// vga
module vga(clk, rst, reset, btnL, btnR, btnD, vga_h_sync, vga_v_sync, vga_R, vga_G, vga_B);
For scale: roughly 2,800 cells after synthesis, ~220 flip-flops.
make LEC_CHECK=0 ABC_AREA=0 CAP_MARGIN=20 CELL_PAD_IN_SITES_GLOBAL_PLACEMENT=2 CORE_ASPECT_RATIO=1.37 CORE_MARGIN=2 CORE_UTILIZATION=29 CTS_CLUSTER_DIAMETER=297 CTS_CLUSTER_SIZE=17 GPL_ROUTABILITY_DRIVEN=0 GPL_TIMING_DRIVEN=0 MAX_ROUTING_LAYER=met4 MIN_ROUTING_LAYER=met2 PLACE_DENSITY_LB_ADDON=0.15 SETUP_SLACK_MARGIN=3.26 SLEW_MARGIN=5 TNS_END_PERCENT=20 finish   # period 12.4 ns
run.sh (not shown) runs the stock make flow with config.mk's settings and CLKGATE_MAP_FILE=.
Then changed:
ABC_AREA = not set   (was 0)
CELL_PAD_IN_SITES_GLOBAL_PLACEMENT = not set   (was 2)
CORE_ASPECT_RATIO = not set   (was 1.37)
CORE_UTILIZATION = 66   (was 29)
CTS_CLUSTER_DIAMETER = not set   (was 297)
CTS_CLUSTER_SIZE = not set   (was 17)
GPL_ROUTABILITY_DRIVEN = not set   (was 0)
GPL_TIMING_DRIVEN = not set   (was 0)
MAX_ROUTING_LAYER = not set   (was met4)
MIN_ROUTING_LAYER = not set   (was met2)
PLACE_DENSITY_LB_ADDON = not set   (was 0.15)
SETUP_SLACK_MARGIN = 1.75   (was 3.26)
SLEW_MARGIN = 20   (was 5)
TNS_END_PERCENT = not set   (was 20)
clock period = 7.03 ns   (was 12.4 ns; I/O delays follow)
Now the flow completed, yet does not pass: setup timing.
Flip-flop count is unchanged.
Power goes up by 100%.
Utilization climbs by 41 points.
Then changed:
CORE_UTILIZATION = 21   (was 66)
SETUP_SLACK_MARGIN = not set   (was 1.75)
clock period = 10.9 ns   (was 7.03 ns; I/O delays follow)
Effect:
- With this change the flow completed with no timing, DRC or antenna violations
- design area is about the same
- die area went up to 3.1 times its value
- clock skew went up by 0.028 ns
Then changed:
CORE_UTILIZATION = 40   (was 21)
clock period = 10.0 ns   (was 10.9 ns; I/O delays follow)
Result: Routed wire length climbs by about 4.4%. Total power rises by about 8%. Maximum frequency increases by about 2.2%.
Then changed:
ABC_AREA = 1   (was not set)
CAP_MARGIN = 5   (was 20)
CORE_UTILIZATION = 70   (was 40)
PLACE_DENSITY = 0.64   (was not set)
clock period = 5.91 ns   (was 10.0 ns; I/O delays follow)
=> Now the flow completed and failed the layout checks on setup timing; via count increases by about 26%; worst setup slack loses 2.0 ns; global-route usage increases by 23 points; design area increases by about 2.7%; flip-flop count is unchanged; sequential power increases by about 70%.
Then changed:
ABC_AREA = not set   (was 1)
CAP_MARGIN = 20   (was 5)
CORE_UTILIZATION = 58   (was 70)
PLACE_DENSITY = not set   (was 0.64)
clock period = 5.83 ns   (was 5.91 ns; I/O delays follow)
Outcome: The changed run ran to the end with violations: setup timing; design area rose by 3.6%; setup slack loses 0.079 ns; via count fell by 18%; clock power fell by about 4%; combinational power fell by 15%; sequential power is about the same; routed wire length fell by 13%; sequential cell count stays the same; global-route usage fell by 12 points; total power fell by 1.7%; sequential share of layout area fell by 0.59 points.

* * *

vga again, from the RTL that the note above started with.
Settings: LEC_CHECK=0, CAP_MARGIN=20, CELL_PAD_IN_SITES_GLOBAL_PLACEMENT=2, CORE_MARGIN=9, CORE_UTILIZATION=43, MAX_ROUTING_LAYER=met4, SLEW_MARGIN=5, TNS_END_PERCENT=60; clock period 10.0 ns.
The starting point finished clean.
Next try:
ABC_AREA = 1   (was default)
CELL_PAD_IN_SITES_GLOBAL_PLACEMENT = default   (was 2)
CORE_MARGIN = 2   (was 9)
CORE_UTILIZATION = 72   (was 43)
MAX_ROUTING_LAYER = default   (was met4)
SLEW_MARGIN = 20   (was 5)
TNS_END_PERCENT = default   (was 60)
clock period = 6.78 ns   (was 10.0 ns; I/O delays follow)
What happened:
- With this change the flow completed and failed the layout checks on negative setup slack
- clock skew hardly moves
- utilization went up by 33 points
- final cell count is higher by 20%
- hold slack improves by 0.011 ns
- design area came out lower by about 1.1%
- non-clock buffer count increases by 43
- wire length went up by 7.2%
- global-route usage increases by 21 points
- area after synthesis went down by 2.9%
- register-to-register slack loses 1.3 ns
- sequential power goes up by 48%
Next try:
CTS_CLUSTER_DIAMETER = 228   (was default)
PLACE_DENSITY_LB_ADDON = 0.04   (was default)
SETUP_SLACK_MARGIN = 0.88   (was default)
Effect: The changed run completed and failed the layout checks on negative setup slack. Register-to-register slack degrades by 1.0 ns. Final area went up slightly. Worst hold slack is better by 0.0078 ns. Die area stays the same. Via count rises by a few percent. Clock skew barely changes. Final cell count came out higher slightly.
Next try:
ABC_AREA = default   (was 1)
CELL_PAD_IN_SITES_GLOBAL_PLACEMENT = 2   (was default)
CORE_UTILIZATION = 40   (was 72)
CTS_CLUSTER_DIAMETER = default   (was 228)
PLACE_DENSITY_LB_ADDON = default   (was 0.04)
SETUP_SLACK_MARGIN = default   (was 0.88)
clock period = 8.16 ns   (was 6.78 ns; I/O delays follow)
The changed run ran to the end with no violations.
Critical path depth came out lower by 14.
Via count drops by about 23%.
Worst setup slack gets better by 1.8 ns.
Sequential cell count stays the same.
Synthesized cell count is lower by about 25%.

* * *

## P
Starting RTL as in the previous note.
Settings: LEC_CHECK=0, ABC_AREA=1, CAP_MARGIN=20, CORE_MARGIN=2, CORE_UTILIZATION=72, CTS_CLUSTER_DIAMETER=56, CTS_CLUSTER_SIZE=90, PLACE_DENSITY_LB_ADDON=0.24, SETUP_SLACK_MARGIN=1.0, SLEW_MARGIN=20; clock period 7.03 ns.
P had finished all stages when the layout checks came back failing, citing negative setup slack.
Changes in Q relative to P:
# P
export LEC_CHECK = 0
export ABC_AREA = 1
export CAP_MARGIN = 20
export CORE_MARGIN = 2
export CORE_UTILIZATION = 72
export CTS_CLUSTER_DIAMETER = 56
export CTS_CLUSTER_SIZE = 90
export PLACE_DENSITY_LB_ADDON = 0.24
export SETUP_SLACK_MARGIN = 1.0
export SLEW_MARGIN = 20
create_clock -name core_clock -period 7.03 [get_ports {clk}]
# Q
export LEC_CHECK = 0
export CAP_MARGIN = 20
export CORE_MARGIN = 2
export CORE_UTILIZATION = 72
export PLACE_DENSITY = 0.39
export SLEW_MARGIN = 20
create_clock -name core_clock -period 10.9 [get_ports {clk}]
Findings:
Q: no failed stages, no open violations at the end. On area share of buffers outside the clock network: between P and Q, it ends up lower for Q. Between P and Q, worst reg-to-reg path cell count is lower for Q, P comes in above that. Going from P to Q, the final critical delay including setup and external delays was found to have gone up by 2.51 ns. Taking P as the reference, in Q area used by multi-input combinational logic now sits higher, final-report setup violation count went down 3, mux share of post-synthesis cell area rose by 21 points, vias after detailed routing dropped 4952.
diff inputs: Q => R
# Q
export LEC_CHECK = 0
export CAP_MARGIN = 20
export CORE_MARGIN = 2
export CORE_UTILIZATION = 72
export PLACE_DENSITY = 0.39
export SLEW_MARGIN = 20
create_clock -name core_clock -period 10.9 [get_ports {clk}]
# R
export LEC_CHECK = 0
export CAP_MARGIN = 20
export CORE_MARGIN = 2
export CORE_UTILIZATION = 18
export SLEW_MARGIN = 20
create_clock -name core_clock -period 9.52 [get_ports {clk}]
Notes after the runs:
Looking only at power, and setting everything else aside, the higher value of Q and R goes to R. Re number of H-tree levels: no difference whatsoever between R and Q. Delta(worst setup slack, R - Q) < 0. Min effective utilization at floorplan across Q and R: R. Number of buffers outside the clock class in the layout (R vs. Q) increases by more than 10%. [R vs Q] part of the cycle the worst path needs: higher in R. Cmp R vs Q: fmax higher in R. The worst slew margin relative to its limit reported for R is greater than that of Q by 1.8 points.
### R -> S
# R
export LEC_CHECK = 0
export CAP_MARGIN = 20
export CORE_MARGIN = 2
export CORE_UTILIZATION = 18
export SLEW_MARGIN = 20
create_clock -name core_clock -period 9.52 [get_ports {clk}]
# S
export LEC_CHECK = 0
export ABC_AREA = 1
export CAP_MARGIN = 20
export CORE_MARGIN = 2
export CORE_UTILIZATION = 72
export CTS_CLUSTER_SIZE = 10
export PLACE_DENSITY_LB_ADDON = 0.09
export SETUP_SLACK_MARGIN = 0.33
export SLEW_MARGIN = 20
create_clock -name core_clock -period 7.05 [get_ports {clk}]
### Flow results
- S: complete, dirty (negative setup slack)
- Run comparison: S largest family of logic cells by area simple AND/OR/NAND/NOR gates; R largest family of logic cells by area AND-OR/OR-AND gates
- Net count of the mapped netlist in S is 31% higher than in R
- Timing-limited maximum frequency is lower on R
- Compared with R, S shows a higher highest ir drop seen on vdd.
- S vs. R: compound-cell area share of the yosys netlist now larger; cell count after synthesis now larger; worst slack at placement now smaller; sequential share of layout area now larger; total routing usage reported by global routing now larger.
Input changes introduced in T (baseline for comparison: S):
# S
export LEC_CHECK = 0
export ABC_AREA = 1
export CAP_MARGIN = 20
export CORE_MARGIN = 2
export CORE_UTILIZATION = 72
export CTS_CLUSTER_SIZE = 10
export PLACE_DENSITY_LB_ADDON = 0.09
export SETUP_SLACK_MARGIN = 0.33
export SLEW_MARGIN = 20
create_clock -name core_clock -period 7.05 [get_ports {clk}]
# T
export LEC_CHECK = 0
export ABC_AREA = 1
export CAP_MARGIN = 0
export CORE_MARGIN = 2
export CORE_UTILIZATION = 72
export SETUP_SLACK_MARGIN = -0.38
export SLEW_MARGIN = 20
create_clock -name core_clock -period 5.68 [get_ports {clk}]
Results
Although it ran to completion, T produced a layout that fails the final checks because of negative setup slack. Finished, but not clean: S, with negative setup slack. syncgen.PixelY[1]$_SDFFE_PP0P_ as the origin of the worst setup path was reported by S, and syncgen.PixelY[2]$_SDFFE_PP0P_ by T. Of the two candidates, S has the better worst hold slack and T the worse one. Changes observed in T relative to S: fmax down 2.3%; post-synthesis cell count ~0 delta; count of cells along the worst register-to-register path has decreased; final critical-path share of the clock period +29 points; setup slack decreased by 1.54 ns relative to the old numbers. Between T and S, the insertion delay at the late pin of the worst-skew pair does not differ in any meaningful way. [compare] base=S new=T: power share of the clock group rose 2.1 points, critical path arrival rose 0.18 ns, total wirelength of the detailed-routed design rose 2.1%. For the slew at the pin closest to its max-slew limit, T came in 0.023 ns lower than S did.
No activity file was given, so power comes from the tool's default toggle rates.
